== job 2159 ==
## ifft_top
module ifft_top 
     (
         input   wire           clk           ,                 
         input   wire           rst           ,                 
		 input   wire           ifft_enable   ,                 
		 input   wire  [15:0]   in_0_real     ,                 
         input   wire  [15:0]   in_1_real     ,                 
         input   wire  [15:0]   in_2_real     ,                 
         input   wire  [15:0]   in_3_real     ,                 
         input   wire  [15:0]   in_4_real     ,                 
         input   wire  [15:0]   in_5_real     ,                 
         input   wire  [15:0]   in_6_real     ,                 
         input   wire  [15:0]   in_7_real     ,                 
         input   wire  [15:0]   in_8_real     ,                 
         input   wire  [15:0]   in_9_real     ,                 
         input   wire  [15:0]   in_10_real    ,                 
         input   wire  [15:0]   in_11_real    ,                 
		 input   wire  [15:0]   in_0_imag     ,                 
         input   wire  [15:0]   in_1_imag     ,                 
         input   wire  [15:0]   in_2_imag     ,                 
         input   wire  [15:0]   in_3_imag     ,                 
         input   wire  [15:0]   in_4_imag     ,                 
         input   wire  [15:0]   in_5_imag     ,                 
         input   wire  [15:0]   in_6_imag     ,                 
         input   wire  [15:0]   in_7_imag     ,                 
         input   wire  [15:0]   in_8_imag     ,                 
         input   wire  [15:0]   in_9_imag     ,                 
         input   wire  [15:0]   in_10_imag    ,                 
         input   wire  [15:0]   in_11_imag    ,                 
		 output  wire  [15:0]   ifft_out_real ,                 
		 output  wire  [15:0]   ifft_out_imag ,                 
		 output  wire           finish                          
     );
Size in the first run: ~7700 cells after synthesis, about 81000 um^2 of cells after synthesis.
make LEC_CHECK=0 CAP_MARGIN=20 CORE_MARGIN=2 CORE_UTILIZATION=69 CTS_CLUSTER_SIZE=24 MAX_ROUTING_LAYER=met4 SETUP_SLACK_MARGIN=0.4 SLEW_MARGIN=20 finish   # period 7.48 ns
run.sh (not shown) runs the stock make flow with config.mk's settings and CLKGATE_MAP_FILE=.
The flow ended early for job 2159: it failed with a tool error in global routing (5_1_grt).
Relative to job 2159, the following input files were edited for job 6867:
# job 2159
export LEC_CHECK = 0
export CAP_MARGIN = 20
export CORE_MARGIN = 2
export CORE_UTILIZATION = 69
export CTS_CLUSTER_SIZE = 24
export MAX_ROUTING_LAYER = met4
export SETUP_SLACK_MARGIN = 0.4
export SLEW_MARGIN = 20
create_clock -name core_clock -period 7.48 [get_ports {clk}]
# job 6867
export LEC_CHECK = 0
export CAP_MARGIN = 20
export CORE_MARGIN = 2
export CORE_UTILIZATION = 62
export SLEW_MARGIN = 20
create_clock -name core_clock -period 15.1 [get_ports {clk}]
[summary]
Job 6867 closes out successfully: all stages finished, all timing, DRC and antenna checks passed.
Of the two candidates, job 2159 has the better area of the core region and job 6867 the worse one.
From job 2159 to job 6867 the numbers moved as follows: die area has increased; initial core utilization went down 7.1 points; total clock buffers created by CTS went up 8.
Job 2159 has higher instance area after placement than job 6867.
Vertical die dimension (job 6867 over job 2159): increase, about 5.4%
> inputs changed (job 6867 -> job 4133)
# job 6867
export LEC_CHECK = 0
export CAP_MARGIN = 20
export CORE_MARGIN = 2
export CORE_UTILIZATION = 62
export SLEW_MARGIN = 20
create_clock -name core_clock -period 15.1 [get_ports {clk}]
# job 4133
export LEC_CHECK = 0
export ABC_AREA = 1
export CAP_MARGIN = 20
export CORE_MARGIN = 2
export CORE_UTILIZATION = 68
export CTS_CLUSTER_DIAMETER = 373
export SLEW_MARGIN = 20
create_clock -name core_clock -period 6.77 [get_ports {clk}]
==> results <==
Compared job 6867 against job 4133; register area within noise.
Job 4133 ends up with a final RePlAce weighted congestion that is 5.7% higher than in job 6867.
Comparing job 4133 and job 6867, the lower post-synthesis instance area was measured on job 6867.
Compare job 4133 and job 6867 | post-layout total power higher: job 4133
Compared to job 6867, the routing of job 4133 uses more wire.
Nothing crashed in job 4133 and all stages finished; the problem is that the final layout failed, the offending checks being setup timing.
Clock share of power: job 4133 vs job 6867 down 0.6 points
Diff job 6867 -> job 4133: worst setup slack moved down, first-pass GRT wire length now larger, routed metal-1 wirelength moved up, final cell count shows an increase of about 20%.
Going from job 6867 to job 4133, height of the die shrank by a few percent.
Here is what was changed in the inputs of job 9492 compared with job 4133.
# job 4133
export LEC_CHECK = 0
export ABC_AREA = 1
export CAP_MARGIN = 20
export CORE_MARGIN = 2
export CORE_UTILIZATION = 68
export CTS_CLUSTER_DIAMETER = 373
export SLEW_MARGIN = 20
create_clock -name core_clock -period 6.77 [get_ports {clk}]
# job 9492
export LEC_CHECK = 0
export CAP_MARGIN = 20
export CORE_MARGIN = 2
export CORE_UTILIZATION = 52
export CTS_CLUSTER_DIAMETER = 398
export SLEW_MARGIN = 20
create_clock -name core_clock -period 13.0 [get_ports {clk}]
Notes after the runs:
- No crash in job 9492: every stage finished, but the layout fails its final checks due to setup timing.
- Relative to job 4133, critical path depth decreased by 3 in job 9492.
- Initial antenna violation count up about 9% in job 9492 wrt job 4133
- Taking job 4133 as the reference, in job 9492 placed standard-cell area went down by 5200 um^2; number of ordinary and repair buffers in the finished layout went down by 448; power went down by about 50%; share of the final layout cell area in sequential cells went up by 1.9 points; die boundary width went up by about 13%.
- Number of nets at floorplan of job 9492 falls short of that of job 4133 by more than 10%.
- Required time of the critical path: lower on job 4133


ifft_top again, from the RTL that the note above started with.
export LEC_CHECK = 0
export CAP_MARGIN = 20
export CORE_MARGIN = 2
export CORE_UTILIZATION = 71
export CTS_CLUSTER_SIZE = 54
export PLACE_DENSITY_LB_ADDON = 0.01
export SETUP_SLACK_MARGIN = 3.84
export SLEW_MARGIN = 20
export TNS_END_PERCENT = 40
create_clock -name core_clock -period 13.0 [get_ports {clk}]
The first run finished but failed the layout checks on negative setup slack.
Edit:
--- a/flow/config.mk
+++ b/flow/config.mk
@@ -8,8 +8,4 @@
 export CAP_MARGIN = 20
 export CORE_MARGIN = 2
-export CORE_UTILIZATION = 71
-export CTS_CLUSTER_SIZE = 54
-export PLACE_DENSITY_LB_ADDON = 0.01
-export SETUP_SLACK_MARGIN = 3.84
+export CORE_UTILIZATION = 40
 export SLEW_MARGIN = 20
-export TNS_END_PERCENT = 40
==> flow/constraint.sdc (replaced) <==
create_clock -name core_clock -period 15.6 [get_ports {clk}]
set_input_delay 3.1200 -clock core_clock [delete_from_list [all_inputs] [get_ports {clk}]]
set_output_delay 3.1200 -clock core_clock [all_outputs]
set_load 0.01 [all_outputs]
The changed run went through all stages and came out clean. Global-route usage decreases by 24 points. Design area decreases by 5.3%. Via count decreases by 14%. Power decreases by 18%. Clock power decreases by 18%. Utilization decreases by 41 points. Critical path depth decreases by 6.
Edit:
--- a/flow/config.mk
+++ b/flow/config.mk
@@ -8,4 +8,4 @@
 export CAP_MARGIN = 20
 export CORE_MARGIN = 2
-export CORE_UTILIZATION = 40
+export CORE_UTILIZATION = 44
 export SLEW_MARGIN = 20
==> flow/constraint.sdc (replaced) <==
create_clock -name core_clock -period 11.0 [get_ports {clk}]
set_input_delay 2.2000 -clock core_clock [delete_from_list [all_inputs] [get_ports {clk}]]
set_output_delay 2.2000 -clock core_clock [all_outputs]
set_load 0.01 [all_outputs]
With this change the flow completed, yet does not pass: negative setup slack.
Die size went down by 9.0%.
Sequential power went up by 42%.
Synthesized area is unchanged.
Hold slack is worse by 11 ps.
Worst setup slack loses 2000 ps.
Synthesized cell count is unchanged.
Total power climbs by 43%.
Critical path depth climbs by 5.
Routed wire length went up by 5.6%.
Edit:
--- a/flow/config.mk
+++ b/flow/config.mk
@@ -8,4 +8,5 @@
 export CAP_MARGIN = 20
 export CORE_MARGIN = 2
-export CORE_UTILIZATION = 44
+export CORE_UTILIZATION = 40
+export SETUP_SLACK_MARGIN = 1.77
 export SLEW_MARGIN = 20
==> flow/constraint.sdc (replaced) <==
create_clock -name core_clock -period 13.5 [get_ports {clk}]
set_input_delay 2.7000 -clock core_clock [delete_from_list [all_inputs] [get_ports {clk}]]
set_output_delay 2.7000 -clock core_clock [all_outputs]
set_load 0.01 [all_outputs]
The new run passed the timing, design-rule and antenna checks.
Core utilization goes down by 6.9 points.
Area after synthesis is unchanged.
Wire length goes down by about 3%.
Worst hold slack improves by 5.7 ps.
Setup slack improves by 1700 ps.
Final cell count goes down by about 1.9%.
Edit:
--- a/flow/config.mk
+++ b/flow/config.mk
@@ -8,5 +8,5 @@
 export CAP_MARGIN = 20
 export CORE_MARGIN = 2
-export CORE_UTILIZATION = 40
-export SETUP_SLACK_MARGIN = 1.77
+export CORE_UTILIZATION = 58
+export SETUP_SLACK_MARGIN = 2.37
 export SLEW_MARGIN = 20
==> flow/constraint.sdc (replaced) <==
create_clock -name core_clock -period 8.15 [get_ports {clk}]
set_input_delay 1.6300 -clock core_clock [delete_from_list [all_inputs] [get_ports {clk}]]
set_output_delay 1.6300 -clock core_clock [all_outputs]
set_load 0.01 [all_outputs]
=> This time the run completed and failed the layout checks on negative setup slack; setup slack got worse by 4200 ps; first-iteration DRC count rose by 14%; total power rose by 64%; area after synthesis is unchanged; final cell count fell by 2.8%.
Edit:
--- a/flow/config.mk
+++ b/flow/config.mk
@@ -8,5 +8,4 @@
 export CAP_MARGIN = 20
 export CORE_MARGIN = 2
-export CORE_UTILIZATION = 58
-export SETUP_SLACK_MARGIN = 2.37
+export CORE_UTILIZATION = 44
 export SLEW_MARGIN = 20
==> flow/constraint.sdc (replaced) <==
create_clock -name core_clock -period 11.7 [get_ports {clk}]
set_input_delay 2.3400 -clock core_clock [delete_from_list [all_inputs] [get_ports {clk}]]
set_output_delay 2.3400 -clock core_clock [all_outputs]
set_load 0.01 [all_outputs]
The changed run reached the layout checks and failed them: negative setup slack.
Clock power falls by about 30%.
Cell count rises by about 4%.
Worst setup slack gains 2700 ps.


ifft_top again, from the RTL that the note above started with.
Settings: LEC_CHECK=0, CAP_MARGIN=20, CORE_MARGIN=2, CORE_UTILIZATION=71, CTS_CLUSTER_SIZE=54, MAX_ROUTING_LAYER=met4, SETUP_SLACK_MARGIN=1.97, SLEW_MARGIN=20; clock period 7.48 ns.
The first run aborted during global routing.
Change:
--- a/flow/config.mk
+++ b/flow/config.mk
@@ -10,4 +10 @@
-export CORE_UTILIZATION = 71
-export CTS_CLUSTER_SIZE = 54
-export MAX_ROUTING_LAYER = met4
-export SETUP_SLACK_MARGIN = 1.97
+export CORE_UTILIZATION = 40
==> flow/constraint.sdc (replaced) <==
create_clock -name core_clock -period 13.5 [get_ports {clk}]
set_input_delay 2.7000 -clock core_clock [delete_from_list [all_inputs] [get_ports {clk}]]
set_output_delay 2.7000 -clock core_clock [all_outputs]
set_load 0.01 [all_outputs]
With this change the flow ran to the end with no violations.
Die area came out higher by 76%.
Synthesized cell count does not change.
Area after synthesis is unchanged.
Change:
--- a/flow/config.mk
+++ b/flow/config.mk
@@ -10 +10,2 @@
-export CORE_UTILIZATION = 40
+export CORE_UTILIZATION = 58
+export SETUP_SLACK_MARGIN = 2.52
==> flow/constraint.sdc (replaced) <==
create_clock -name core_clock -period 8.72 [get_ports {clk}]
set_input_delay 1.7440 -clock core_clock [delete_from_list [all_inputs] [get_ports {clk}]]
set_output_delay 1.7440 -clock core_clock [all_outputs]
set_load 0.01 [all_outputs]
- Now the flow produced a layout that fails on negative setup slack
- cell count came out lower by 2.7%
- synthesized cell count is unchanged
- worst setup slack gets worse by 3.9 ns
- count of clock-buffer cells in the layout is lower by 9
- via count increases by 5.7%
- sequential power increases by 55%
- first-iteration DRC count goes up by 21%
- total power rose by 58%
- routed wire length is higher by 2.7%
- global-route usage came out higher by 13 points
- cell area climbs by 5.6%
Change:
--- a/flow/config.mk
+++ b/flow/config.mk
@@ -10,2 +10 @@
-export CORE_UTILIZATION = 58
-export SETUP_SLACK_MARGIN = 2.52
+export CORE_UTILIZATION = 68
==> flow/constraint.sdc (replaced) <==
create_clock -name core_clock -period 9.08 [get_ports {clk}]
set_input_delay 1.8160 -clock core_clock [delete_from_list [all_inputs] [get_ports {clk}]]
set_output_delay 1.8160 -clock core_clock [all_outputs]
set_load 0.01 [all_outputs]
The new run finished but failed the layout checks on negative setup slack; via count goes up by a few percent; cell area went down slightly; global-route usage grows by 8.2 points; utilization grows by 12 points; final cell count came out lower by a few percent; power decreases by a few percent.
No activity file was given, so power comes from the tool's default toggle rates.
